==> design.v <==
`timescale 1ns / 100ps
module Cordic(clk,rst,phase_step,xin,yin,xout,yout);
parameter IN_WIDTH	= 16; 
parameter EXTRA_BITS	= 6; 
localparam WI			= IN_WIDTH;
localparam WXY			= IN_WIDTH+EXTRA_BITS; 
localparam STG			= WXY; 
input clk;
input rst; 
input signed  [31:0]    phase_step; 
input signed  [WI-1:0]  xin,yin;
output signed [WXY-1:0] xout,yout;
wire signed [31:0] atan_table [0:31];
                 assign atan_table[00] = 32'b0010_0000_0000_0000_0000_0000_0000_0000;
						assign atan_table[01] = 32'b0001_0010_1110_0100_0000_0101_0001_1110;
						assign atan_table[02] = 32'b0000_1001_1111_1011_0011_1000_0101_1011;
						assign atan_table[03] = 32'b0000_0101_0001_0001_0001_0001_1101_0100;
						assign atan_table[04] = 32'b0000_0010_1000_1011_0000_1101_0100_0011;
						assign atan_table[05] = 32'b0000_0001_0100_0101_1101_0111_1110_0001;
						assign atan_table[06] = 32'b0000_0000_1010_0010_1111_0110_0001_1110;
						assign atan_table[07] = 32'b0000_0000_0101_0001_0111_1100_0101_0101;
						assign atan_table[08] = 32'b0000_0000_0010_1000_1011_1110_0101_0011;
						assign atan_table[09] = 32'b0000_0000_0001_0100_0101_1111_0010_1111;
						assign atan_table[10] = 32'b0000_0000_0000_1010_0010_1111_1001_1000;
						assign atan_table[11] = 32'b0000_0000_0000_0101_0001_0111_1100_1100;
						assign atan_table[12] = 32'b0000_0000_0000_0010_1000_1011_1110_0110;
						assign atan_table[13] = 32'b0000_0000_0000_0001_0100_0101_1111_0011;
						assign atan_table[14] = 32'b0000_0000_0000_0000_1010_0010_1111_1010;
						assign atan_table[15] = 32'b0000_0000_0000_0000_0101_0001_0111_1101;
						assign atan_table[16] = 32'b0000_0000_0000_0000_0010_1000_1011_1110;
						assign atan_table[17] = 32'b0000_0000_0000_0000_0001_0100_0101_1111;
						assign atan_table[18] = 32'b0000_0000_0000_0000_0000_1010_0011_0000;
						assign atan_table[19] = 32'b0000_0000_0000_0000_0000_0101_0001_1000;
						assign atan_table[20] = 32'b0000_0000_0000_0000_0000_0010_1000_1100;
						assign atan_table[21] = 32'b0000_0000_0000_0000_0000_0001_0100_0110;
						assign atan_table[22] = 32'b0000_0000_0000_0000_0000_0000_1010_0011;
						assign atan_table[23] = 32'b0000_0000_0000_0000_0000_0000_0101_0001;
						assign atan_table[24] = 32'b0000_0000_0000_0000_0000_0000_0010_1001;
						assign atan_table[25] = 32'b0000_0000_0000_0000_0000_0000_0001_0100;
						assign atan_table[26] = 32'b0000_0000_0000_0000_0000_0000_0000_1010;
						assign atan_table[27] = 32'b0000_0000_0000_0000_0000_0000_0000_0101;
						assign atan_table[28] = 32'b0000_0000_0000_0000_0000_0000_0000_0011;
						assign atan_table[29] = 32'b0000_0000_0000_0000_0000_0000_0000_0010;
						assign atan_table[30] = 32'b0000_0000_0000_0000_0000_0000_0000_0001;
						assign atan_table[31] = 32'b0000_0000_0000_0000_0000_0000_0000_0000;
reg signed [WXY-1:0] X [0:STG-1];
reg signed [WXY-1:0] Y [0:STG-1];
reg signed [31:0]    Z [0:STG-1]; 
reg [31:0] phase_acc;
wire [1:0]  quadrant = phase_acc [31:30]; 
wire signed [WI-1:0] nxin,nyin;
assign nxin = -xin;
assign nyin = -yin;
always @(posedge clk)
	begin
		case(quadrant)
			2'b00,2'b11: 
				begin  
					X[0] <= {xin[WI-1],xin}<<{EXTRA_BITS-1};
					Y[0] <= {yin[WI-1],yin}<<{EXTRA_BITS-1};
					Z[0] <= phase_acc ;
				end
			2'b01:
				begin
					X[0] <= {nyin[WI-1],nyin}<<{EXTRA_BITS-1};
					Y[0] <= {xin[WI-1],xin}<<{EXTRA_BITS-1};
					Z[0] <= {2'b00,phase_acc[29:0]}; 
				end
			2'b10:
				begin
					X[0] <= {yin[WI-1],yin}<<{EXTRA_BITS-1};
					Y[0] <= {nxin[WI-1],nxin}<<{EXTRA_BITS-1};
					Z[0] <= {2'b11,phase_acc[29:0]};
				end
			default:;
		endcase
		if(rst) phase_acc<=32'd0; else phase_acc<=phase_acc+phase_step;
	end
genvar i;
generate
	for(i=0;i<(STG-1);i=i+1)
	begin:ITERATION
	wire z_sign;
	wire signed [WXY-1:0] x_shr,y_shr;
	assign x_shr=X[i]>>>i;
	assign y_shr=Y[i]>>>i;
	assign z_sign=Z[i][31];
	always @ (posedge clk)
			begin
				X[i+1] <= z_sign?(X[i]+y_shr):(X[i]-y_shr);
				Y[i+1] <= z_sign?(Y[i]-x_shr):(Y[i]+x_shr);
				Z[i+1] <= z_sign?(Z[i]+atan_table[i]):(Z[i]-atan_table[i]);
				end
	end
endgenerate
assign xout	=	X[STG-1];
assign yout	=	Y[STG-1];
endmodule
==> run.sh <==
#!/bin/bash
# the make line also repeats each setting of config.mk as NAME=value (left out here)
make -C /OpenROAD-flow-scripts/flow DESIGN_CONFIG=/design/flow/config.mk WORK_HOME=/design/flow/orfs CLKGATE_MAP_FILE= finish
==> config.mk <==
export PLATFORM = sky130hd
export DESIGN_NAME = Cordic
export DESIGN_NICKNAME = Cordic
export VERILOG_FILES = /design/flow/design.v
export SDC_FILE = /design/flow/constraint.sdc
export NUM_CORES = 4
export LEC_CHECK = 0
export CAP_MARGIN = 20
export CORE_MARGIN = 2
export CORE_UTILIZATION = 72
export SETUP_SLACK_MARGIN = -0.33
export SLEW_MARGIN = 20
==> constraint.sdc <==
create_clock -name core_clock -period 3.36 [get_ports {clk}]
set_input_delay 0.6720 -clock core_clock [delete_from_list [all_inputs] [get_ports {clk}]]
set_output_delay 0.6720 -clock core_clock [all_outputs]
set_load 0.01 [all_outputs]
==> results of run 1 <==
-- through the flow --
step	std cells	cell area, µm²	util
after detailed placement	15700	122000	0.806
after CTS	16100	129000	0.847
after floorplan	12600	110000	-
final	16100	130000	0.856
after global routing	16100	130000	0.856
after global placement	15700	122000	0.806
-- area by class of cell --
cell class	count	share of cell area
clock inverters	84	0.00942
clock buffers	230	0.0370
inverters	647	0.0188
diodes	2	0.0000385
flip-flops and latches	1598	0.246
repair buffers	1347	0.0812
well taps	2030	0.0195
multi-input cells	10200	0.588
-- routing by layer --
metal  wire (µm)  up-vias  GRT usage
met3       20000     1361     0.0602
met4       19300       16      0.210
met5         102        -          0
li1            -    47900          -
met2      154000     4357      0.679
met1      122000    47500      0.431
-- timing repair --
item | CTS | global route
pin swaps | 9 | 121
cloned | 0 | 1
endpoints found under the setup margin | 28 | 147
setup buffers | 0 | 35
resized | 36 | 279
==> out/qor.csv, run 1 <==
metric,value,unit
Worst setup endpoint,X[4][20]$_DFF_P_,
Max Freq,270,MHz
Largest cells by area,"dfxtp_1 29%, ha_1 18%, xnor2_1 8.9%",
Setup crit start kind,flip-flop,
CP Capture Type,flip-flop,
comb area leader,AND-OR/OR-AND gates,
Final min period,3710,ps
R2R Path End,X[4][20]$_DFF_P_,
gr usage total,0.380,
Longest Clk Path Bufs,3,
DR vias/cell,6.29,
Final Worst Setup Slack,-348,ps
simple share,0.128,
Slew HR,0.397,
initial antenna violation count,9,
hold worst-path end,Z[1][10]$_DFF_P_,
GPL Wtd Cong,0.985,
R2R depth,16,
area grow syn2layout,18.1,%
die height,395,µm
FP Core Util,0.725,
worst path bufs/invs,3,
# IOs,110,
"FFs w/ async S/R, synth",0,
Core ar.,152000,µm²
Syn Area/Cell,8.76,µm²
Tool Warnings,128,
register area share after synthesis,0.290,
DIE WIDTH,395,µm
HPWL after DPL,231,mm
hold path depth,0,
Complex Gates by Area,0.220,
DRC Markers,0,
Total Routed Length,315,mm
Syn Nets,14300,
CTS Root Cell,clkbuf_16,
first-pass GRT wire length,497,mm
Critical Path Fanout Max,3,
clock slew at reported path FFs,70,ps
Max-Cap Viols,0,
Skew-Pair Late Insertion Delay,850,ps
SO Viols,setup timing,
Die Size,156000,µm²
outcome,failed layout checks,
Worst path slowest cell,or4_4,
flip-flops with a built-in enable,0,
Fillers,8492,
Fin Hold WS,325,ps
drt wl/cell,19.6,µm
endpoints failing setup,245,
synth unique cells,96,
vias,101000,
crit path launch,Y[3][4]$_DFF_P_,
logic area,76500,µm²
FF+latch area,32000,µm²
Final Hold Violation Tally,0,
clk_skew,23.5,ps
Levels on crit path,16,
FF-to-FF Start,Y[3][4]$_DFF_P_,
#FFs+latches synth,1598,
DRT antenna net count,0,
Yosys top cell by area,dfxtp_1,
Yosys Chip Area,110000,µm²
Slew @ Worst Pin,898,ps
vias in the first global route,101000,
Place WS,-533,ps
critical path arrival,4460,ps
# H-tree levels,4,
CTS Hold Bufs,0,
Final Max Slew Viols,0,
most frequent cell after synthesis,dfxtp_1,
Multiplexer share,0.0107,
num rows,143,
yosys cell count,12600,
TNS Setup,-27090,ps
CP Class,flip-flop to flip-flop,
R2R Setup Slk,-350,ps
HP Class,flip-flop to flip-flop,
Final period util,1.10,
Port Buffers,109,
Synth top cells by count,"1598 x dfxtp_1, 1596 x ha_1, 1338 x a21oi_1, 1120 x xnor2_1, 930 x nor2_1",
Area leader share,0.290,
"slowest stage delay, CP",420,ps
cells after synthesis,12600,
Final #Nets,15600,
HP Start,Z[0][10]$_DFF_P_,
RSZ-0062 raised after global routing,yes,
XORs/XNORs by Area,0.131,
First-pass DRT Iterations,9,
crit path DRT,4110,ps
CTS tree,built,
global route total overflow,0,
CTS buffer count,169,
Worst path top cell family by delay,AND-OR/OR-AND gates,
Post-Syn Area,110000,µm²
# clock sinks,1598,
Iter 0 DRT Violations,8309,
Synth Warn #,4,
CP cell instances,inv_2 -> ha_4 -> nand2b_4 -> or4_4 -> or2_4 -> buf_4 -> o41ai_4 -> xnor2_1 -> buf_4 -> ha_1 -> a21boi_1 -> o21a_1 -> o221a_4 -> a211o_1 -> o31ai_2 -> xnor2_1,
largest net degree at the start of global routing,52,
fa+ha+maj area frac,0.192,
dominant register cell,dfxtp_1,
==> run 2: changes to the inputs <==
CAP_MARGIN = 40   (was 20)
CORE_UTILIZATION = 70   (was 72)
SETUP_SLACK_MARGIN = 0.45   (was -0.33)
clock period = 3.55 ns   (was 3.36 ns; I/O delays follow)
==> out/qor.csv, run 2 <==
metric,value,unit
# H-tree levels,4,
Yosys top cell by area,dfxtp_1,
register area share after synthesis,0.290,
post-route insts no fill,16000,
Slew HR,0.146,
flip-flops with a built-in enable,0,
fa+ha+maj area frac,0.192,
CP Capture Type,flip-flop,
crit path DRT,4320,ps
R2R depth,16,
hold worst-path end,Z[4][1]$_DFF_P_,
yosys cell count,12600,
global route total overflow,0,
outcome,failed layout checks,
First-pass DRT Iterations,10,
Post-Syn Area,110000,µm²
initial antenna violation count,15,
Worst path slowest cell,o21ai_0,
Final #Nets,15500,
Slew @ Worst Pin,1270,ps
# IOs,110,
CP Class,flip-flop to flip-flop,
Complex Gates by Area,0.220,
#FFs+latches synth,1598,
clock slew at reported path FFs,60,ps
Levels on crit path,16,
Worst setup endpoint,Y[18][20]$_DFF_P_,
Max Freq,231,MHz
GPL Wtd Cong,0.964,
DRC Markers,0,
SO Viols,setup timing,
Port Buffers,109,
DRT antenna net count,0,
vias in the first global route,97700,
Final Max Slew Viols,0,
R2R Setup Slk,-780,ps
largest net degree at the start of global routing,53,
worst path bufs/invs,3,
crit path launch,X[17][18]$_DFF_P_,
Final Worst Setup Slack,-776,ps
CTS buffer count,171,
"slowest stage delay, CP",970,ps
hold path depth,0,
synth unique cells,96,
simple share,0.128,
FF-to-FF Start,X[17][18]$_DFF_P_,
R2R Path End,Y[18][20]$_DFF_P_,
Synth Warn #,4,
HP Class,flip-flop to flip-flop,
comb area leader,AND-OR/OR-AND gates,
num rows,145,
CTS Hold Bufs,0,
XORs/XNORs by Area,0.131,
Total Routed Length,376,mm
Critical Path Fanout Max,3,
CTS tree,built,
final instance area,137000,µm²
dominant register cell,dfxtp_1,
Syn Area/Cell,8.76,µm²
CTS Root Cell,clkbuf_16,
drt wl/cell,23.6,µm
Synth top cells by count,"1598 x dfxtp_1, 1596 x ha_1, 1338 x a21oi_1, 1120 x xnor2_1, 930 x nor2_1",
area grow syn2layout,24.5,%
Max-Cap Viols,0,
clk_skew,41.8,ps
cells after synthesis,12600,
Core ar.,156000,µm²
"FFs w/ async S/R, synth",0,
Fin Hold WS,321,ps
HP Start,Z[3][1]$_DFF_P_,
HPWL after DPL,215,mm
CP cell instances,inv_4 -> ha_4 -> nand2_1 -> ha_1 -> inv_1 -> o21ai_0 -> ha_1 -> inv_1 -> nor2_1 -> o221ai_2 -> a21oi_2 -> o31a_1 -> a311o_1 -> a31o_1 -> a21oi_2 -> xnor2_1,
Setup crit start kind,flip-flop,
placed insts,15100,
gr usage total,0.356,
Finished Core Util,0.878,
Largest cells by area,"dfxtp_1 29%, ha_1 18%, xnor2_1 8.9%",
die height,401,µm
most frequent cell after synthesis,dfxtp_1,
TNS Setup,-10540,ps
# clock sinks,1598,
Tool Warnings,130,
placed cell area,119000,µm²
Worst path top cell family by delay,AND-OR/OR-AND gates,
RSZ-0062 raised after global routing,yes,
Die Size,161000,µm²
DR vias/cell,6.80,
first-pass GRT wire length,481,mm
Place WS,-330,ps
Final period util,1.22,
endpoints failing setup,59,
Yosys Chip Area,110000,µm²
Syn Nets,14300,
Final min period,4330,ps
Multiplexer share,0.0107,
Final Hold Violation Tally,0,
Area leader share,0.290,
DIE WIDTH,401,µm
critical path arrival,5090,ps
vias,108000,
Longest Clk Path Bufs,3,
Iter 0 DRT Violations,12500,
Skew-Pair Late Insertion Delay,870,ps
FP Core Util,0.705,
-- run 2: what timing repair did --
| item | CTS | global route |
|---|---|---|
| pin swaps | 339 | 745 |
| endpoints found under the setup margin | 480 | 560 |
| setup buffers | 213 | 351 |
| gates resized | 532 | 1191 |
| cloned | 3 | 6 |
-- run 2: layout make-up --
type	instances	area (µm²)
clock buffers	229	4860
inverters	647	2550
fillers	7265	19100
flip-flops and latches	1598	32300
clock inverters	80	970
multi-input cells	10200	83700
repair buffers	1179	10100
well taps	2058	2570
diodes	13	32.5
-- run 2: metal layers --
layer,vias to the layer above,part of all wire,global-route usage
met2,7483,0.47,0.636
li1,47600,-,-
met4,10,0.091,0.196
met3,2902,0.091,0.0554
met5,-,0.00043,0
met1,50500,0.35,0.404
==> run 3: changes to the inputs <==
CAP_MARGIN = 35   (was 40)
CORE_ASPECT_RATIO = 0.5   (was not set)
CORE_UTILIZATION = 72   (was 70)
CTS_CLUSTER_DIAMETER = 396   (was not set)
CTS_CLUSTER_SIZE = 98   (was not set)
SETUP_SLACK_MARGIN = 1.19   (was 0.45)
clock period = 4.19 ns   (was 3.55 ns; I/O delays follow)
==> out/qor.csv, run 3 <==
metric,value,unit
# IOs,110,
gr usage total,0.751,
Run Error,[ERROR GRT-0232] Routing congestion too high. Check the congestion heatmap in the GUI.,
Core ar.,152000,µm²
Stop stage,5_1_grt,
flip-flops with a built-in enable,0,
Synth Warn #,4,
Largest cells by area,"dfxtp_1 29%, ha_1 18%, xnor2_1 8.9%",
global route total overflow,923,
cells after synthesis,12600,
CTS buffer count,20,
"FFs w/ async S/R, synth",0,
Longest Clk Path Bufs,3,
Die Size,156000,µm²
simple share,0.128,
XORs/XNORs by Area,0.131,
CTS Root Cell,clkbuf_16,
num rows,101,
fa+ha+maj area frac,0.192,
Area leader share,0.290,
GPL Wtd Cong,0.967,
synth unique cells,96,
comb area leader,AND-OR/OR-AND gates,
Port Buffers,109,
# H-tree levels,1,
register area share after synthesis,0.290,
Complex Gates by Area,0.220,
Post-Syn Area,110000,µm²
die height,281,µm
outcome,stopped before the end,
Syn Area/Cell,8.76,µm²
CTS Hold Bufs,0,
DIE WIDTH,557,µm
Place WS,192,ps
yosys cell count,12600,
Synth top cells by count,"1598 x dfxtp_1, 1596 x ha_1, 1338 x a21oi_1, 1120 x xnor2_1, 930 x nor2_1",
placed cell area,116000,µm²
most frequent cell after synthesis,dfxtp_1,
Syn Nets,14300,
Yosys Chip Area,110000,µm²
#FFs+latches synth,1598,
FP Core Util,0.726,
Yosys top cell by area,dfxtp_1,
# clock sinks,1598,
Multiplexer share,0.0107,
dominant register cell,dfxtp_1,
HPWL after DPL,190,mm
-- run 3: routing by layer --
metal,GRT usage,GRT overflow
met5,0.298,8
met4,0.785,347
met3,0.582,36
met2,0.947,517
met1,0.724,15
-- run 3: stage by stage --
stage	instances	util	hold WS, ps
after floorplan	12600	-	310
after detailed placement	14700	0.762	312
after CTS	15600	0.866	343
after global placement	14700	0.762	311
-- run 3: what timing repair did --
action | 4_1_cts
gates resized | 1775
pin swaps | 955
endpoints found under the setup margin | 597
gates cloned | 8
setup buffers | 903
==> run 4: changes to the inputs <==
CAP_MARGIN = 10   (was 35)
CELL_PAD_IN_SITES_GLOBAL_PLACEMENT = 0   (was not set)
CORE_ASPECT_RATIO = not set   (was 0.5)
CTS_CLUSTER_DIAMETER = not set   (was 396)
CTS_CLUSTER_SIZE = not set   (was 98)
HOLD_SLACK_MARGIN = 0.05   (was not set)
MIN_ROUTING_LAYER = met1   (was not set)
PLACE_DENSITY = 0.66   (was not set)
SETUP_SLACK_MARGIN = 0.65   (was 1.19)
SLEW_MARGIN = 40   (was 20)
TNS_END_PERCENT = 90   (was not set)
clock period = 3.89 ns   (was 4.19 ns; I/O delays follow)
==> out/qor.csv, run 4 <==
metric,value,unit
Max-Cap Viols,0,
die height,395,µm
Tool Warnings,130,
HP Start,Z[0][16]$_DFF_P_,
DRC Markers,0,
Setup crit start kind,flip-flop,
# H-tree levels,4,
XORs/XNORs by Area,0.131,
crit path DRT,4600,ps
SO Viols,setup timing,
dominant register cell,dfxtp_1,
CP cell instances,inv_2 -> ha_4 -> nand2b_4 -> nor2_4 -> nand2_1 -> ha_1 -> inv_1 -> o21ai_4 -> buf_4 -> ha_1 -> inv_2 -> o21bai_1 -> a21oi_1 -> o21bai_1 -> a21oi_2 -> o41ai_2 -> buf_4 -> a31oi_4 -> xnor2_2,
Yosys Chip Area,110000,µm²
Iter 0 DRT Violations,10200,
vias,103000,
DRT antenna net count,0,
Finished Core Util,0.849,
hold worst-path end,Z[1][16]$_DFF_P_,
DIE WIDTH,395,µm
Yosys top cell by area,dfxtp_1,
CP Class,flip-flop to flip-flop,
Skew-Pair Late Insertion Delay,870,ps
hold path depth,0,
final instance area,129000,µm²
Largest cells by area,"dfxtp_1 29%, ha_1 18%, xnor2_1 8.9%",
Post-Syn Area,110000,µm²
Total Routed Length,341,mm
critical path arrival,5110,ps
area grow syn2layout,17.1,%
comb area leader,AND-OR/OR-AND gates,
R2R Path End,Y[17][18]$_DFF_P_,
Port Buffers,109,
drt wl/cell,22.1,µm
Final Max Slew Viols,0,
CTS tree,built,
cells after synthesis,12600,
HP Class,flip-flop to flip-flop,
HPWL after DPL,218,mm
Worst path slowest cell,o21bai_1,
simple share,0.128,
yosys cell count,12600,
Max Freq,227,MHz
register area share after synthesis,0.290,
Fillers,8206,
GPL Wtd Cong,0.962,
R2R depth,19,
Core ar.,152000,µm²
Final min period,4400,ps
WL met2,162,mm
#FFs+latches synth,1598,
"slowest stage delay, CP",740,ps
first-pass GRT wire length,495,mm
Area leader share,0.290,
flip-flops with a built-in enable,0,
FP Core Util,0.725,
Complex Gates by Area,0.220,
num rows,143,
CTS buffer count,170,
worst path bufs/invs,5,
placed cell area,115000,µm²
gr usage total,0.380,
crit path launch,X[16][16]$_DFF_P_,
initial antenna violation count,16,
Syn Area/Cell,8.76,µm²
Final #Nets,15000,
fa+ha+maj area frac,0.192,
most frequent cell after synthesis,dfxtp_1,
Critical Path Fanout Max,5,
routed wl met3,27.0,mm
Synth top cells by count,"1598 x dfxtp_1, 1596 x ha_1, 1338 x a21oi_1, 1120 x xnor2_1, 930 x nor2_1",
Final period util,1.13,
First-pass DRT Iterations,10,
RSZ-0062 raised after global routing,yes,
Syn Nets,14300,
Fin Hold WS,329,ps
M1 WL,123,mm
post-route insts no fill,15400,
DR top layer,met5,
Longest Clk Path Bufs,3,
"FFs w/ async S/R, synth",0,
CTS Hold Bufs,0,
DR vias/cell,6.64,
Die Size,156000,µm²
outcome,failed layout checks,
largest net degree at the start of global routing,53,
synth unique cells,96,
Worst path top cell family by delay,AND-OR/OR-AND gates,
vias in the first global route,99100,
Multiplexer share,0.0107,
# IOs,110,
endpoints failing setup,5,
global route total overflow,0,
clk_skew,62.7,ps
Final Worst Setup Slack,-509,ps
Slew HR,0.200,
R2R Setup Slk,-510,ps
Worst setup endpoint,Y[17][18]$_DFF_P_,
FF-to-FF Start,X[16][16]$_DFF_P_,
Levels on crit path,19,
clock slew at reported path FFs,70,ps
# clock sinks,1598,
Slew @ Worst Pin,1190,ps
CTS Root Cell,clkbuf_16,
CP Capture Type,flip-flop,
placed insts,14700,
Synth Warn #,4,
Final Hold Violation Tally,0,
run 4: area by class of cell:
| cell class | instances | area [µm²] | area share |
|---|---|---|---|
| Antenna cell | 7 | 17.5 | 0.000136 |
| Clock buffer | 224 | 4800 | 0.0373 |
| Clock inverter | 88 | 1020 | 0.00794 |
| Inverter | 647 | 2520 | 0.0196 |
| Multi-Input combinational cell | 10200 | 79900 | 0.619 |
| Sequential cell | 1598 | 32300 | 0.250 |
| Tap cell | 2030 | 2540 | 0.0197 |
| Timing Repair Buffer | 698 | 5900 | 0.0457 |
run 4: metrics by stage:
stage | TNS, ps | worst slack (ps)
detailed placement | 0 | 26.2
global route | -1880 | -514
finish | -1050 | -509
global placement | -272 | -272
CTS | 0 | 233
floorplan | 0 | 469
run 4: what timing repair did:
| action | in CTS | in global routing |
|---|---|---|
| buffers inserted | 265 | 170 |
| cloned | 2 | 1 |
| pin swaps | 265 | 255 |
| resized | 495 | 523 |
| setup endpoints to repair | 448 | 537 |
| hold endpoints to repair | 0 | 0 |
run 4: routing by layer:
layer | track usage | up-vias
met5 | 0 | -
met4 | 0.234 | 16
met3 | 0.0648 | 2218
met2 | 0.679 | 5925
met1 | 0.419 | 47900
li1 | - | 46600
==> run 5: changes to the inputs <==
CAP_MARGIN = 20   (was 10)
CELL_PAD_IN_SITES_DETAIL_PLACEMENT = 1   (was not set)
CELL_PAD_IN_SITES_GLOBAL_PLACEMENT = not set   (was 0)
CORE_ASPECT_RATIO = 0.65   (was not set)
CORE_UTILIZATION = 43   (was 72)
CTS_CLUSTER_SIZE = 12   (was not set)
GPL_ROUTABILITY_DRIVEN = 1   (was not set)
HOLD_SLACK_MARGIN = not set   (was 0.05)
MAX_ROUTING_LAYER = met4   (was not set)
MIN_ROUTING_LAYER = not set   (was met1)
PLACE_DENSITY = not set   (was 0.66)
PLACE_DENSITY_LB_ADDON = 0.27   (was not set)
SETUP_SLACK_MARGIN = not set   (was 0.65)
SLEW_MARGIN = 20   (was 40)
TNS_END_PERCENT = 10   (was 90)
clock period = 6.28 ns   (was 3.89 ns; I/O delays follow)
==> out/qor.csv, run 5 <==
metric,value,unit
CP Class,flip-flop to flip-flop,
fa+ha+maj area frac,0.192,
setup bufs post-CTS,0,
CP Capture Type,flip-flop,
CTS buffer count,178,
crit path launch,X[3][3]$_DFF_P_,
CTS Hold Bufs,0,
Core ar.,254000,µm²
First-pass DRT Iterations,6,
cells after synthesis,12600,
Multiplexer share,0.0107,
# IOs,110,
hold worst-path end,Z[1][11]$_DFF_P_,
Skew-Pair Late Insertion Delay,870,ps
area grow syn2layout,9.78,%
"most used cell, CP",nor3_1,
initial antenna violation count,20,
HPWL after DPL,257,mm
Syn Area/Cell,8.76,µm²
CTS Root Cell,clkbuf_16,
Worst setup endpoint,Y[4][20]$_DFF_P_,
Place WS,1570,ps
FP Core Util,0.433,
Levels on crit path,15,
largest net degree at the start of global routing,53,
HP Start,Z[0][11]$_DFF_P_,
Synth top cells by count,"1598 x dfxtp_1, 1596 x ha_1, 1338 x a21oi_1, 1120 x xnor2_1, 930 x nor2_1",
Final Max Slew Viols,0,
endpoints failing setup,0,
R2R Path End,Y[4][20]$_DFF_P_,
synth unique cells,96,
Slew @ Worst Pin,1190,ps
#FFs+latches synth,1598,
Largest cells by area,"dfxtp_1 29%, ha_1 18%, xnor2_1 8.9%",
Worst path top cell family by delay,simple AND/OR/NAND/NOR gates,
post_cts resized,0,
crit path DRT,7010,ps
Tool Warnings,124,
FF-to-FF Start,X[3][3]$_DFF_P_,
most frequent cell after synthesis,dfxtp_1,
HP Class,flip-flop to flip-flop,
yosys cell count,12600,
DR vias/cell,5.75,
Slew HR,0.194,
Final period util,0.782,
GPL Wtd Cong,0.921,
Area leader share,0.290,
Post-Syn Area,110000,µm²
hold path depth,0,
placed insts,16000,
Syn Nets,14300,
# clock sinks,1598,
die height,412,µm
XORs/XNORs by Area,0.131,
dominant register cell,dfxtp_1,
comb area leader,AND-OR/OR-AND gates,
Final Hold Violation Tally,0,
outcome,no timing/DRC/antenna violations,
RSZ-0062 raised after global routing,no,
Yosys Chip Area,110000,µm²
flip-flops with a built-in enable,0,
worst path bufs/invs,0,
gr usage total,0.251,
Port Buffers,109,
Complex Gates by Area,0.220,
first-pass GRT wire length,521,mm
clock slew at reported path FFs,60,ps
vias,93400,
Critical Path Fanout Max,5,
Synth Warn #,4,
num rows,149,
CP cell instances,nor3_1 -> nor4bb_1 -> nand2_1 -> nor4_1 -> nor2_1 -> xnor2_1 -> ha_1 -> a21o_1 -> nor3_1 -> o211ai_1 -> a31oi_1 -> nor2b_1 -> o21a_1 -> o41a_1 -> xor2_1,
"slowest stage delay, CP",800,ps
Die Size,260000,µm²
Max Freq,204,MHz
# H-tree levels,4,
register area share after synthesis,0.290,
Max-Cap Viols,0,
Total Routed Length,326,mm
DRC Markers,0,
critical path arrival,5650,ps
TNS Setup,0,ps
post-route insts no fill,16300,
drt wl/cell,20.1,µm
Final Worst Setup Slack,1370,ps
R2R Setup Slk,1370,ps
clk_skew,87.6,ps
"FFs w/ async S/R, synth",0,
global route total overflow,0,
DIE WIDTH,632,µm
Worst path slowest cell,nor4_1,
Yosys top cell by area,dfxtp_1,
Setup crit start kind,flip-flop,
Iter 0 DRT Violations,6692,
vias in the first global route,94500,
DRT antenna net count,0,
simple share,0.128,
Final min period,4910,ps
CTS tree,built,
Final #Nets,14500,
Longest Clk Path Bufs,4,
R2R depth,15,
run 5: routing by layer:
layer | GRT usage | wire [µm] | up-vias
li1 | - | - | 45500
met1 | 0.368 | 169000 | 45300
met2 | 0.350 | 129000 | 2218
met3 | 0.0458 | 21400 | 412
met4 | 0.0573 | 7430 | 0
met5 | - | 0 | -
run 5: final cells by class:
| cell class | instances | area, µm² |
|---|---|---|
| diodes | 7 | 17.5 |
| clock buffers | 250 | 5120 |
| clock inverters | 40 | 514 |
| fillers | 29800 | 133000 |
| inverters | 647 | 2430 |
| multi-input cells | 10200 | 75100 |
| flip-flops and latches | 1598 | 32000 |
| well taps | 3397 | 4250 |
| repair buffers | 161 | 1490 |
run 5: metrics by stage:
stage | utilization | area (µm²) | hold WS, ps
after floorplan | - | 110000 | 310
after global placement | 0.453 | 115000 | 310
after detailed placement | 0.454 | 115000 | 313
after CTS | 0.476 | 121000 | 322
after global routing | 0.476 | 121000 | 325
final | 0.476 | 121000 | 320
==> run 6: changes to the inputs <==
CAP_MARGIN = 15   (was 20)
CELL_PAD_IN_SITES_DETAIL_PLACEMENT = not set   (was 1)
CORE_ASPECT_RATIO = not set   (was 0.65)
CORE_UTILIZATION = 72   (was 43)
CTS_CLUSTER_SIZE = not set   (was 12)
GPL_ROUTABILITY_DRIVEN = not set   (was 1)
MAX_ROUTING_LAYER = not set   (was met4)
PLACE_DENSITY_LB_ADDON = not set   (was 0.27)
SETUP_SLACK_MARGIN = 0.44   (was not set)
TNS_END_PERCENT = not set   (was 10)
clock period = 3.48 ns   (was 6.28 ns; I/O delays follow)
==> out/qor.csv, run 6 <==
metric,value,unit
outcome,stopped before the end,
Stop stage,5_1_grt,
Run Error,[ERROR GRT-0232] Routing congestion too high. Check the congestion heatmap in the GUI.,
Synth Warn #,4,
Complex Gates by Area,0.220,
placed insts,15200,
num rows,143,
register area share after synthesis,0.290,
DIE WIDTH,395,µm
gr usage total,0.760,
# H-tree levels,4,
HPWL after DPL,216,mm
Syn Area/Cell,8.76,µm²
fa+ha+maj area frac,0.192,
most frequent cell after synthesis,dfxtp_1,
Port Buffers,109,
global route total overflow,2310,
flip-flops with a built-in enable,0,
Yosys Chip Area,110000,µm²
simple share,0.128,
# IOs,110,
Area leader share,0.290,
Syn Nets,14300,
synth unique cells,96,
die height,395,µm
yosys cell count,12600,
cells after synthesis,12600,
Longest Clk Path Bufs,3,
CTS Hold Bufs,0,
Largest cells by area,"dfxtp_1 29%, ha_1 18%, xnor2_1 8.9%",
Die Size,156000,µm²
placed cell area,120000,µm²
#FFs+latches synth,1598,
Synth top cells by count,"1598 x dfxtp_1, 1596 x ha_1, 1338 x a21oi_1, 1120 x xnor2_1, 930 x nor2_1",
CTS Root Cell,clkbuf_16,
Multiplexer share,0.0107,
# clock sinks,1598,
GPL Wtd Cong,0.964,
CTS buffer count,167,
Yosys top cell by area,dfxtp_1,
Place WS,-473,ps
comb area leader,AND-OR/OR-AND gates,
XORs/XNORs by Area,0.131,
FP Core Util,0.725,
dominant register cell,dfxtp_1,
Post-Syn Area,110000,µm²
"FFs w/ async S/R, synth",0,
Core ar.,152000,µm²
[run 6: timing repair]
action / in CTS
setup endpoints to repair: 506
gates resized: 871
gates cloned: 4
pin swaps: 567
buffers inserted: 319
[run 6: metrics by stage]
step / util / hold slack, ps
2_1_floorplan: - / 310
3_3_place_gp: 0.790 / 310
4_1_cts: 0.872 / 326
3_5_place_dp: 0.790 / 312
[run 6: metal layers]
layer | track usage | GRT overflow
met3 | 0.624 | 255
met2 | 0.927 | 1173
met1 | 0.771 | 327
met4 | 0.641 | 536
met5 | 0.526 | 19
==> run 7: changes to the inputs <==
CAP_MARGIN = 5   (was 15)
CTS_CLUSTER_DIAMETER = 359   (was not set)
PLACE_DENSITY = 0.66   (was not set)
SETUP_SLACK_MARGIN = -0.28   (was 0.44)
clock period = 3.37 ns   (was 3.48 ns; I/O delays follow)
==> out/qor.csv, run 7 <==
metric,value,unit
Worst setup endpoint,X[21][21]$_DFF_P_,
Max-Cap Viols,0,
Slew @ Worst Pin,711,ps
CP Capture Type,flip-flop,
yosys cell count,12600,
Worst path top cell family by delay,AND-OR/OR-AND gates,
DRT antenna net count,0,
FP Core Util,0.725,
comb area leader,AND-OR/OR-AND gates,
Yosys top cell by area,dfxtp_1,
hold worst-path end,Z[4][1]$_DFF_P_,
FF-to-FF Start,Y[20][21]$_DFF_P_,
Syn Area/Cell,8.76,µm²
Longest Clk Path Bufs,3,
fa+ha+maj area frac,0.192,
CTS Hold Bufs,0,
Core ar.,152000,µm²
vias in the first global route,99800,
clock slew at reported path FFs,60,ps
drt wl/cell,19.2,µm
CTS Root Cell,clkbuf_16,
Setup crit start kind,flip-flop,
Die Size,156000,µm²
Worst path slowest cell,or4_1,
endpoints failing setup,189,
hold path depth,0,
Yosys Chip Area,110000,µm²
DIE WIDTH,395,µm
#FFs+latches synth,1598,
Port Buffers,109,
outcome,failed layout checks,
HP Start,Z[3][1]$_DFF_P_,
"slowest stage delay, CP",480,ps
critical path arrival,4380,ps
Area leader share,0.290,
Synth top cells by count,"1598 x dfxtp_1, 1596 x ha_1, 1338 x a21oi_1, 1120 x xnor2_1, 930 x nor2_1",
Fin Hold WS,310,ps
SO Viols,setup timing,
gr usage total,0.372,
synth unique cells,96,
die height,395,µm
Final Hold Violation Tally,0,
Largest cells by area,"dfxtp_1 29%, ha_1 18%, xnor2_1 8.9%",
"FFs w/ async S/R, synth",0,
Critical Path Fanout Max,3,
dominant register cell,dfxtp_1,
R2R Setup Slk,-310,ps
Slew HR,0.525,
global route total overflow,0,
most frequent cell after synthesis,dfxtp_1,
Max Freq,272,MHz
DR vias/cell,6.24,
Post-Syn Area,110000,µm²
flip-flops with a built-in enable,0,
crit path DRT,4070,ps
Synth Warn #,4,
clk_skew,25.6,ps
Final Worst Setup Slack,-311,ps
first-pass GRT wire length,489,mm
# clock sinks,1598,
placed insts,15700,
First-pass DRT Iterations,12,
register area share after synthesis,0.290,
DRC Markers,0,
worst path bufs/invs,1,
HP Class,flip-flop to flip-flop,
vias,100000,
HPWL after DPL,230,mm
# IOs,110,
CTS buffer count,169,
initial antenna violation count,2,
post-route insts no fill,16100,
final instance area,130000,µm²
Final Max Slew Viols,0,
area grow syn2layout,18.0,%
RSZ-0062 raised after global routing,yes,
R2R depth,13,
crit path launch,Y[20][21]$_DFF_P_,
simple share,0.128,
Final period util,1.09,
Tool Warnings,129,
CTS tree,built,
R2R Path End,X[21][21]$_DFF_P_,
placed cell area,122000,µm²
Complex Gates by Area,0.220,
largest net degree at the start of global routing,52,
Iter 0 DRT Violations,7984,
Skew-Pair Late Insertion Delay,830,ps
Total Routed Length,308,mm
num rows,143,
GPL Wtd Cong,0.998,
CP Class,flip-flop to flip-flop,
Final #Nets,15600,
cells after synthesis,12600,
Levels on crit path,13,
# H-tree levels,4,
CP cell instances,inv_2 -> ha_1 -> mux2i_2 -> ha_1 -> a211oi_1 -> o21bai_2 -> a31oi_4 -> o211ai_1 -> a31oi_2 -> nor2_1 -> or4_1 -> a31oi_4 -> xnor3_1,
Syn Nets,14300,
Final min period,3680,ps
XORs/XNORs by Area,0.131,
Multiplexer share,0.0107,
## run 7: layout make-up
| cell class | count | area [µm²] |
|---|---|---|
| multi-input combinational | 10200 | 76800 |
| sequential | 1598 | 32000 |
| fill | 8571 | 22000 |
| timing repair buffer | 1310 | 10300 |
| clock buffer | 223 | 4720 |
| tap | 2030 | 2540 |
| inverter | 647 | 2450 |
| clock inverter | 85 | 1050 |
| antenna | 2 | 5.00 |
## run 7: through the flow
stage	setup TNS, ps	utilization	setup WS (ps)
CTS	-27180	0.844	-350
global route	-64420	0.855	-436
floorplan	-15310	-	-368
detailed placement	-25270	0.803	-630
finish	-17250	0.855	-311
global placement	-12350	0.803	-504
## run 7: what timing repair did
| action | 4_1_cts | 5_1_grt |
|---|---|---|
| setup endpoints to repair | 38 | 185 |
| pin swaps | 23 | 131 |
| buffers inserted | 7 | 44 |
| gates resized | 57 | 322 |
## run 7: metal layers
metal | share of wire | vias up | GRT usage
li1 | - | 47800 | -
met1 | 0.39 | 47300 | 0.427
met2 | 0.49 | 3923 | 0.672
met3 | 0.059 | 1149 | 0.0517
met4 | 0.056 | 2 | 0.189
met5 | 0.000042 | - | 0
==> run 8: changes to the inputs <==
CAP_MARGIN = 20   (was 5)
CORE_UTILIZATION = 70   (was 72)
CTS_CLUSTER_DIAMETER = not set   (was 359)
PLACE_DENSITY = not set   (was 0.66)
SETUP_SLACK_MARGIN = 0.44   (was -0.28)
clock period = 3.89 ns   (was 3.37 ns; I/O delays follow)
==> out/qor.csv, run 8 <==
metric,value,unit
outcome,no timing/DRC/antenna violations,
final instance area,130000,µm²
Iter 0 DRT Violations,8718,
Final Max Slew Viols,0,
CP Capture Type,flip-flop,
Final #Nets,15000,
Levels on crit path,17,
# IOs,110,
Syn Nets,14300,
flip-flops with a built-in enable,0,
vias,98500,
Syn Area/Cell,8.76,µm²
drt wl/cell,20.2,µm
endpoints failing setup,0,
"FFs w/ async S/R, synth",0,
FF+latch area,32300,µm²
critical path arrival,4500,ps
CTS tree,built,
Place WS,57.5,ps
hold path depth,0,
Setup crit start kind,flip-flop,
placed insts,14800,
simple share,0.128,
Post-Syn Area,110000,µm²
Area leader share,0.290,
DR vias/cell,6.36,
area grow syn2layout,18.0,%
#FFs+latches synth,1598,
Worst setup endpoint,X[4][20]$_DFF_P_,
dominant register cell,dfxtp_1,
Slew HR,0.497,
fa+ha+maj area frac,0.192,
Complex Gates by Area,0.220,
register area share after synthesis,0.290,
global route total overflow,0,
synth unique cells,96,
Multiplexer share,0.0107,
Longest Clk Path Bufs,3,
Worst path slowest cell,or4_4,
DIE WIDTH,401,µm
HPWL after DPL,217,mm
# H-tree levels,4,
hold worst-path end,Z[1][23]$_DFF_P_,
cells after synthesis,12600,
Core ar.,156000,µm²
post-route insts no fill,15500,
Fillers,9183,
Final min period,3780,ps
TNS Setup,0,ps
CTS Hold Bufs,0,
HP Class,flip-flop to flip-flop,
# clock sinks,1598,
worst path bufs/invs,1,
CTS buffer count,172,
crit path DRT,4610,ps
logic area,80100,µm²
Final period util,0.972,
most frequent cell after synthesis,dfxtp_1,
Max Freq,265,MHz
Skew-Pair Late Insertion Delay,850,ps
R2R Setup Slk,110,ps
Final Hold Violation Tally,0,
Slew @ Worst Pin,750,ps
"slowest stage delay, CP",420,ps
largest net degree at the start of global routing,56,
DRT antenna net count,0,
Synth top cells by count,"1598 x dfxtp_1, 1596 x ha_1, 1338 x a21oi_1, 1120 x xnor2_1, 930 x nor2_1",
Total Routed Length,312,mm
gr usage total,0.343,
DRC Markers,0,
R2R Path End,X[4][20]$_DFF_P_,
clk_skew,44.5,ps
clock slew at reported path FFs,60,ps
die height,401,µm
crit path launch,Y[3][4]$_DFF_P_,
num rows,145,
Tool Warnings,129,
R2R depth,17,
comb area leader,AND-OR/OR-AND gates,
CTS Root Cell,clkbuf_16,
Max-Cap Viols,0,
initial antenna violation count,5,
First-pass DRT Iterations,6,
Critical Path Fanout Max,2,
RSZ-0062 raised after global routing,yes,
GPL Wtd Cong,0.956,
Largest cells by area,"dfxtp_1 29%, ha_1 18%, xnor2_1 8.9%",
CP cell instances,inv_2 -> ha_4 -> nand2b_4 -> or4_4 -> or2_4 -> nor2_2 -> nor2_1 -> xor2_1 -> ha_2 -> or3_4 -> o221ai_4 -> a21boi_2 -> o21a_1 -> o221a_2 -> a211o_1 -> o31ai_2 -> xnor2_1,
HP Start,Z[0][23]$_DFF_P_,
FP Core Util,0.705,
first-pass GRT wire length,463,mm
Worst path top cell family by delay,AND-OR/OR-AND gates,
vias in the first global route,93000,
CP Class,flip-flop to flip-flop,
Yosys top cell by area,dfxtp_1,
placed cell area,115000,µm²
Synth Warn #,4,
Die Size,161000,µm²
FF-to-FF Start,Y[3][4]$_DFF_P_,
XORs/XNORs by Area,0.131,
Port Buffers,109,
yosys cell count,12600,
Yosys Chip Area,110000,µm²
Final Worst Setup Slack,109,ps
## run 8: routing by layer
metal  GRT usage  share of wire  vias to the layer above
li1            -              -                    46600
met1       0.410           0.39                    46500
met2       0.607           0.49                     4255
met3      0.0459          0.063                     1230
met4       0.163          0.057                        2
met5           0       0.000022                        -
## run 8: final cells by class
| cell class | instances | share of cell area |
|---|---|---|
| Antenna cell | 2 | 0.0000385 |
| Clock buffer | 218 | 0.0369 |
| Clock inverter | 104 | 0.0126 |
| Inverter | 647 | 0.0193 |
| Multi-Input combinational cell | 10200 | 0.617 |
| Sequential cell | 1598 | 0.249 |
| Tap cell | 2058 | 0.0198 |
| Timing Repair Buffer | 699 | 0.0459 |
## run 8: what timing repair did
action	in CTS	in global routing
pin swaps	163	469
hold endpoints to repair	0	0
gates resized	398	886
cloned	1	4
endpoints found under the setup margin	213	328
setup buffers	132	250
## run 8: through the flow
stage          hold slack [ps]  utilization
2_1_floorplan              310            -
3_3_place_gp               310        0.736
3_5_place_dp               312        0.736
4_1_cts                    324        0.794
5_1_grt                    331        0.832
6_report                   326        0.832
==> run 9: changes to the inputs <==
CAP_MARGIN = 40   (was 20)
CORE_UTILIZATION = 72   (was 70)
SETUP_SLACK_MARGIN = -0.21   (was 0.44)
TNS_END_PERCENT = 5   (was not set)
clock period = 3.62 ns   (was 3.89 ns; I/O delays follow)
==> out/qor.csv, run 9 <==
metric,value,unit
Worst path slowest cell,or4_4,
R2R Path End,X[4][20]$_DFF_P_,
Final Hold Violation Tally,0,
# clock sinks,1598,
Largest cells by area,"dfxtp_1 29%, ha_1 18%, xnor2_1 8.9%",
global route total overflow,0,
Slew @ Worst Pin,910,ps
Max-Cap Viols,0,
most frequent cell after synthesis,dfxtp_1,
placed cell area,117000,µm²
Final #Nets,15000,
hold worst-path end,Z[1][23]$_DFF_P_,
Worst path top cell family by delay,AND-OR/OR-AND gates,
R2R depth,17,
clk_skew,31.5,ps
synth unique cells,96,
Core ar.,152000,µm²
Max Freq,259,MHz
dominant register cell,dfxtp_1,
Total Routed Length,293,mm
Setup crit start kind,flip-flop,
flip-flops with a built-in enable,0,
simple share,0.128,
Tool Warnings,129,
CP Capture Type,flip-flop,
Iter 0 DRT Violations,7616,
Levels on crit path,17,
GPL Wtd Cong,0.974,
clock slew at reported path FFs,60,ps
CTS tree,built,
Place WS,-382,ps
initial antenna violation count,7,
Slew HR,0.378,
HP Class,flip-flop to flip-flop,
Yosys Chip Area,110000,µm²
# IOs,110,
FP Core Util,0.725,
Longest Clk Path Bufs,3,
HPWL after DPL,223,mm
CTS buffer count,170,
die height,395,µm
largest net degree at the start of global routing,52,
CP Class,flip-flop to flip-flop,
comb area leader,AND-OR/OR-AND gates,
"slowest stage delay, CP",430,ps
area grow syn2layout,12.7,%
Complex Gates by Area,0.220,
num rows,143,
worst path bufs/invs,1,
Final Max Slew Viols,0,
XORs/XNORs by Area,0.131,
Multiplexer share,0.0107,
CTS Root Cell,clkbuf_16,
Final min period,3860,ps
Fillers,9656,
register area share after synthesis,0.290,
Fin Hold WS,313,ps
Synth Warn #,4,
#FFs+latches synth,1598,
DIE WIDTH,395,µm
Synth top cells by count,"1598 x dfxtp_1, 1596 x ha_1, 1338 x a21oi_1, 1120 x xnor2_1, 930 x nor2_1",
SO Viols,setup timing,
first-pass GRT wire length,472,mm
Port Buffers,109,
drt wl/cell,19.0,µm
DR vias/cell,6.28,
FF-to-FF Start,Y[3][3]$_DFF_P_,
gr usage total,0.360,
DRC Markers,0,
final instance area,124000,µm²
Area leader share,0.290,
endpoints failing setup,54,
fa+ha+maj area frac,0.192,
HP Start,Z[0][23]$_DFF_P_,
cells after synthesis,12600,
Worst setup endpoint,X[4][20]$_DFF_P_,
vias in the first global route,95600,
Skew-Pair Late Insertion Delay,810,ps
Syn Area/Cell,8.76,µm²
DRT antenna net count,0,
CP cell instances,inv_1 -> ha_2 -> nand2b_1 -> or4_4 -> or2_4 -> nor2_1 -> nor2_1 -> xor2_1 -> ha_2 -> or3_1 -> o221ai_2 -> a21boi_1 -> o21a_1 -> o221a_2 -> a211o_1 -> o31ai_2 -> xnor2_1,
vias,96800,
R2R Setup Slk,-240,ps
critical path arrival,4520,ps
crit path launch,Y[3][3]$_DFF_P_,
RSZ-0062 raised after global routing,yes,
Yosys top cell by area,dfxtp_1,
Syn Nets,14300,
hold path depth,0,
outcome,failed layout checks,
Post-Syn Area,110000,µm²
Final period util,1.07,
yosys cell count,12600,
Critical Path Fanout Max,3,
Die Size,156000,µm²
First-pass DRT Iterations,18,
"FFs w/ async S/R, synth",0,
crit path DRT,4280,ps
# H-tree levels,4,
Final Worst Setup Slack,-242,ps
run 9: repair_timing:
item                       in CTS  in global routing
pin swaps                       1                 31
hold endpoints to repair        0                  0
setup endpoints to repair      13                106
hold buffers                    0                  0
buffers inserted                0                  2
gates resized                  11                153
cloned                          0                  0
run 9: area by class of cell:
type / count / area, µm² / area share
Clock inverter: 91 / 1190 / 0.00959
Sequential cell: 1598 / 32000 / 0.258
Antenna cell: 2 / 5.00 / 0.0000403
Tap cell: 2030 / 2540 / 0.0205
Timing Repair Buffer: 657 / 5390 / 0.0434
Clock buffer: 223 / 4770 / 0.0384
Inverter: 647 / 2430 / 0.0196
Multi-Input combinational cell: 10200 / 75800 / 0.611
run 9: metrics by stage:
stage	TNS, ps	utilization	std cells
finish	-3400	0.817	15400
global route	-26690	0.817	15400
CTS	-6100	0.812	15400
detailed placement	-4970	0.773	15100
global placement	-2390	0.773	15100
floorplan	-5040	-	12600
run 9: per-layer routing:
layer / up-vias / track usage / wire length [µm]
li1: 46500 / - / -
met1: 45600 / 0.424 / 119000
met2: 3610 / 0.636 / 142000
met3: 1045 / 0.0501 / 16500
met4: 8 / 0.183 / 16000
met5: - / 0 / 52
==> run 10: changes to the inputs <==
CAP_MARGIN = 20   (was 40)
CORE_MARGIN = 9   (was 2)
CORE_UTILIZATION = 15   (was 72)
CTS_CLUSTER_DIAMETER = 260   (was not set)
CTS_CLUSTER_SIZE = 13   (was not set)
MIN_ROUTING_LAYER = met2   (was not set)
PLACE_DENSITY_LB_ADDON = 0.15   (was not set)
SETUP_SLACK_MARGIN = 0.3   (was -0.21)
TNS_END_PERCENT = not set   (was 5)
clock period = 2.54 ns   (was 3.62 ns; I/O delays follow)
==> out/qor.csv, run 10 <==
metric,value,unit
Final #Nets,19300,
"slowest stage delay, CP",450,ps
Setup crit start kind,flip-flop,
Synth top cells by count,"1598 x dfxtp_1, 1596 x ha_1, 1338 x a21oi_1, 1120 x xnor2_1, 930 x nor2_1",
Largest cells by area,"dfxtp_1 29%, ha_1 18%, xnor2_1 8.9%",
vias,149000,
worst path bufs/invs,3,
largest net degree at the start of global routing,51,
Final min period,3740,ps
#FFs+latches synth,1598,
num rows,314,
dominant register cell,dfxtp_1,
R2R Setup Slk,-1200,ps
Final Worst Setup Slack,-1200,ps
clk_skew,79.7,ps
Die Size,765000,µm²
Total Routed Length,391,mm
XORs/XNORs by Area,0.131,
Final Hold Violation Tally,0,
DRT antenna net count,0,
Yosys top cell by area,dfxtp_1,
HP Class,flip-flop to flip-flop,
CTS buffer count,144,
Max Freq,268,MHz
global route total overflow,0,
FP Core Util,0.151,
RSZ-0062 raised after global routing,yes,
DR vias/cell,5.43,
# clock sinks,1598,
Worst path slowest cell,or4_4,
register area share after synthesis,0.290,
HP Start,Z[0][16]$_DFF_P_,
critical path arrival,4540,ps
R2R Path End,Y[4][20]$_DFF_P_,
Synth Warn #,4,
comb area leader,AND-OR/OR-AND gates,
DRC Markers,0,
Iter 0 DRT Violations,12200,
Critical Path Fanout Max,3,
logic area,86600,µm²
CP Capture Type,flip-flop,
Skew-Pair Late Insertion Delay,950,ps
Levels on crit path,18,
# IOs,110,
post-route insts no fill,27400,
synth unique cells,96,
Final period util,1.47,
hold path depth,0,
Worst path top cell family by delay,AND-OR/OR-AND gates,
CP Class,flip-flop to flip-flop,
CP cell instances,inv_4 -> ha_4 -> nand2b_4 -> or4_4 -> buf_6 -> and2_4 -> xnor2_1 -> ha_1 -> o21a_1 -> o21a_1 -> o22ai_4 -> o211ai_1 -> a31oi_2 -> buf_4 -> nor2b_2 -> o21a_1 -> o41a_1 -> xor2_1,
First-pass DRT Iterations,9,
Post-Syn Area,110000,µm²
Multiplexer share,0.0107,
Tool Warnings,127,
Slew @ Worst Pin,727,ps
Fillers,80100,
"most used cell, CP",o21a_1,
most frequent cell after synthesis,dfxtp_1,
initial antenna violation count,0,
hold worst-path end,Z[1][16]$_DFF_P_,
SO Viols,setup timing,
crit path DRT,3340,ps
DIE WIDTH,875,µm
Area leader share,0.290,
Port Buffers,109,
Syn Nets,14300,
Final Max Slew Viols,0,
FF-to-FF Start,X[3][3]$_DFF_P_,
CTS tree,built,
Worst setup endpoint,Y[4][20]$_DFF_P_,
CTS Root Cell,clkbuf_16,
placed insts,26800,
vias in the first global route,167000,
FF+latch area,32300,µm²
simple share,0.128,
clock slew at reported path FFs,80,ps
outcome,failed layout checks,
Slew HR,0.512,
Core ar.,732000,µm²
endpoints failing setup,852,
cells after synthesis,12600,
final instance area,177000,µm²
# H-tree levels,4,
Yosys Chip Area,110000,µm²
first-pass GRT wire length,605,mm
R2R depth,18,
GPL Wtd Cong,0.821,
"FFs w/ async S/R, synth",0,
Syn Area/Cell,8.76,µm²
Complex Gates by Area,0.220,
placed cell area,162000,µm²
yosys cell count,12600,
die height,875,µm
Max-Cap Viols,0,
fa+ha+maj area frac,0.192,
crit path launch,X[3][3]$_DFF_P_,
gr usage total,0.148,
Longest Clk Path Bufs,4,
HPWL after DPL,313,mm
flip-flops with a built-in enable,0,
drt wl/cell,14.3,µm
area grow syn2layout,61.0,%
-- run 10: stage by stage --
stage                     TNS [ps]  hold WS [ps]  utilization  setup WS [ps]
after floorplan            -178840           310            -           -867
after global placement     -464330           310        0.221          -1330
after detailed placement   -456370           312        0.221          -1350
after CTS                  -378040           267        0.236          -1140
after global routing       -522800           319        0.242          -1420
final                      -347150           316        0.242          -1200
-- run 10: cell type report --
| cell class | instances | share of cell area |
|---|---|---|
| multi-input combinational | 10200 | 0.489 |
| timing repair buffer | 5046 | 0.224 |
| sequential | 1598 | 0.182 |
| tap | 9796 | 0.0691 |
| clock buffer | 166 | 0.0211 |
| inverter | 647 | 0.0143 |
| clock inverter | 9 | 0.000720 |
| timing repair inverter | 1 | 0.000113 |
| antenna | 4 | 0.0000565 |
-- run 10: per-layer routing --
layer | GRT usage | vias up | wire, µm | share of wire
met5 | 0.00434 | - | 440 | 0.0011
met4 | 0.0125 | 14 | 12900 | 0.033
li1 | - | 54700 | - | -
met1 | - | 54800 | 0 | 0
met3 | 0.193 | 1329 | 150000 | 0.38
met2 | 0.192 | 38000 | 227000 | 0.58
-- run 10: timing repair --
item                                     CTS  global route
gates cloned                               3             2
gates resized                            912           709
setup buffers                            315           125
endpoints found under the hold margin      0             0
pin swaps                                686           532
hold buffers                               0             0
endpoints found under the setup margin  1157          1213
==> run 11: changes to the inputs <==
CORE_MARGIN = 2   (was 9)
CORE_UTILIZATION = 70   (was 15)
CTS_CLUSTER_DIAMETER = 385   (was 260)
CTS_CLUSTER_SIZE = not set   (was 13)
MIN_ROUTING_LAYER = not set   (was met2)
PLACE_DENSITY_LB_ADDON = not set   (was 0.15)
SETUP_SLACK_MARGIN = -0.33   (was 0.3)
clock period = 3.23 ns   (was 2.54 ns; I/O delays follow)
==> out/qor.csv, run 11 <==
metric,value,unit
outcome,failed layout checks,
SO Viols,setup timing,
FF+latch area,32100,µm²
Levels on crit path,17,
Longest Clk Path Bufs,3,
yosys cell count,12600,
FF-to-FF Start,X[3][3]$_DFF_P_,
Synth top cells by count,"1598 x dfxtp_1, 1596 x ha_1, 1338 x a21oi_1, 1120 x xnor2_1, 930 x nor2_1",
Final #Nets,16300,
cells after synthesis,12600,
Max Freq,255,MHz
Core ar.,156000,µm²
Slew @ Worst Pin,1050,ps
Final min period,3930,ps
Syn Nets,14300,
DRC Markers,0,
post-route insts no fill,16800,
Slew HR,0.293,
vias in the first global route,106000,
simple share,0.128,
Worst setup endpoint,Y[4][20]$_DFF_P_,
Yosys top cell by area,dfxtp_1,
# H-tree levels,4,
Setup crit start kind,flip-flop,
Area leader share,0.290,
CP cell instances,inv_2 -> ha_4 -> nand2b_4 -> or4_4 -> and2_4 -> xnor2_2 -> ha_1 -> o21a_1 -> o21a_1 -> o22ai_1 -> buf_4 -> o211ai_1 -> a31oi_2 -> nor2b_1 -> o21a_1 -> o41a_1 -> xor2_1,
first-pass GRT wire length,531,mm
synth unique cells,96,
critical path arrival,4690,ps
Syn Area/Cell,8.76,µm²
Place WS,-892,ps
Total Routed Length,370,mm
die height,401,µm
DIE WIDTH,401,µm
fa+ha+maj area frac,0.192,
flip-flops with a built-in enable,0,
Largest cells by area,"dfxtp_1 29%, ha_1 18%, xnor2_1 8.9%",
largest net degree at the start of global routing,43,
Synth Warn #,4,
Multiplexer share,0.0107,
CTS buffer count,170,
Final Worst Setup Slack,-698,ps
Die Size,161000,µm²
final instance area,137000,µm²
placed insts,16400,
met2 GRT Util,0.695,
grt peak-use layer,met2,
hold path depth,0,
Worst path top cell family by delay,AND-OR/OR-AND gates,
area grow syn2layout,24.3,%
CP Capture Type,flip-flop,
CTS Root Cell,clkbuf_16,
#FFs+latches synth,1598,
CP Class,flip-flop to flip-flop,
Iter 0 DRT Violations,12000,
R2R depth,17,
DR vias/cell,6.55,
Post-Syn Area,110000,µm²
"most used cell, CP",o21a_1,
register area share after synthesis,0.290,
GR Util met3,0.0667,
Fillers,7820,
HP Class,flip-flop to flip-flop,
HP Start,Z[16][0]$_DFF_P_,
vias,110000,
comb area leader,AND-OR/OR-AND gates,
DRT antenna net count,0,
Tool Warnings,129,
Final Hold Violation Tally,0,
R2R Path End,Y[4][20]$_DFF_P_,
R2R Setup Slk,-700,ps
placed cell area,127000,µm²
clock slew at reported path FFs,80,ps
most frequent cell after synthesis,dfxtp_1,
"slowest stage delay, CP",570,ps
XORs/XNORs by Area,0.131,
met1 usage,0.450,
crit path launch,X[3][3]$_DFF_P_,
RSZ-0062 raised after global routing,yes,
global route total overflow,0,
# IOs,110,
CTS tree,built,
Final Max Slew Viols,0,
Yosys Chip Area,110000,µm²
HPWL after DPL,243,mm
Final period util,1.22,
First-pass DRT Iterations,12,
dominant register cell,dfxtp_1,
GPL Wtd Cong,0.989,
Complex Gates by Area,0.220,
num rows,145,
logic area,78200,µm²
Port Buffers,109,
# clock sinks,1598,
worst path bufs/invs,2,
hold worst-path end,Z[17][0]$_DFF_P_,
drt wl/cell,22.1,µm
Worst path slowest cell,or4_4,
Skew-Pair Late Insertion Delay,870,ps
clk_skew,49.9,ps
Critical Path Fanout Max,3,
endpoints failing setup,403,
"FFs w/ async S/R, synth",0,
initial antenna violation count,17,
FP Core Util,0.705,
crit path DRT,3990,ps
Max-Cap Viols,0,
gr usage total,0.395,
[run 11: routing by layer]
metal  vias to the layer above  share of wire
met4                        22          0.083
met1                     51200           0.36
met5                         -        0.00040
met2                      6772           0.47
li1                      49200              -
met3                      2528          0.086
[run 11: per-stage QoR]
stage               utilization  hold WS, ps  TNS, ps
detailed placement        0.813          312   -62840
CTS                       0.857          317   -60340
global placement          0.813          310   -36460
finish                    0.876          323   -78980
global route              0.876          329  -133630
floorplan                     -          310   -28790
[run 11: final cells by class]
cell class,instances,area share
antenna,4,0.0000731
clock buffer,231,0.0353
clock inverter,86,0.00980
inverter,647,0.0180
multi-input combinational,10200,0.571
sequential,1598,0.234
tap,2058,0.0188
timing repair buffer,1983,0.112
[run 11: timing repair]
| item | in CTS | in global routing |
|---|---|---|
| hold buffers | 0 | 0 |
| gates resized | 140 | 545 |
| pin swaps | 59 | 284 |
| cloned | 0 | 1 |
| buffers inserted | 19 | 93 |
| setup endpoints to repair | 90 | 265 |
==> run 12: changes to the inputs <==
CAP_MARGIN = 15   (was 20)
CORE_UTILIZATION = 72   (was 70)
CTS_CLUSTER_DIAMETER = 395   (was 385)
CTS_CLUSTER_SIZE = 33   (was not set)
SETUP_SLACK_MARGIN = not set   (was -0.33)
TNS_END_PERCENT = 80   (was not set)
clock period = 3.12 ns   (was 3.23 ns; I/O delays follow)
==> out/qor.csv, run 12 <==
metric,value,unit
comb area leader,AND-OR/OR-AND gates,
Yosys top cell by area,dfxtp_1,
gr usage total,0.733,
# H-tree levels,2,
global route total overflow,64,
placed cell area,130000,µm²
Multiplexer share,0.0107,
die height,395,µm
Complex Gates by Area,0.220,
Syn Nets,14300,
Core ar.,152000,µm²
CTS Hold Bufs,0,
Place WS,-673,ps
placed insts,16500,
HPWL after DPL,243,mm
#FFs+latches synth,1598,
num rows,143,
Post-Syn Area,110000,µm²
GPL Wtd Cong,0.997,
outcome,stopped before the end,
Area leader share,0.290,
"FFs w/ async S/R, synth",0,
Synth top cells by count,"1598 x dfxtp_1, 1596 x ha_1, 1338 x a21oi_1, 1120 x xnor2_1, 930 x nor2_1",
Synth Warn #,4,
register area share after synthesis,0.290,
Stop stage,5_1_grt,
cells after synthesis,12600,
DIE WIDTH,395,µm
Port Buffers,109,
Syn Area/Cell,8.76,µm²
XORs/XNORs by Area,0.131,
simple share,0.128,
Largest cells by area,"dfxtp_1 29%, ha_1 18%, xnor2_1 8.9%",
Run Error,[ERROR GRT-0232] Routing congestion too high. Check the congestion heatmap in the GUI.,
fa+ha+maj area frac,0.192,
CTS buffer count,54,
dominant register cell,dfxtp_1,
CTS Root Cell,clkbuf_16,
flip-flops with a built-in enable,0,
Yosys Chip Area,110000,µm²
synth unique cells,96,
yosys cell count,12600,
FP Core Util,0.725,
# clock sinks,1598,
Die Size,156000,µm²
# IOs,110,
most frequent cell after synthesis,dfxtp_1,
Longest Clk Path Bufs,3,
[run 12: routing by layer]
layer  track usage  overflow
met1         0.714         2
met2         0.899        11
met3         0.604        31
met4         0.687        17
met5         0.496         3
[run 12: through the flow]
stage / utilization / setup TNS (ps)
after CTS: 0.918 / -22780
after detailed placement: 0.855 / -73040
after global placement: 0.855 / -36060
after floorplan: - / -6420
[run 12: timing repair]
action	CTS
pin swaps	772
buffers inserted	414
endpoints found under the setup margin	432
gates cloned	1
gates resized	1146
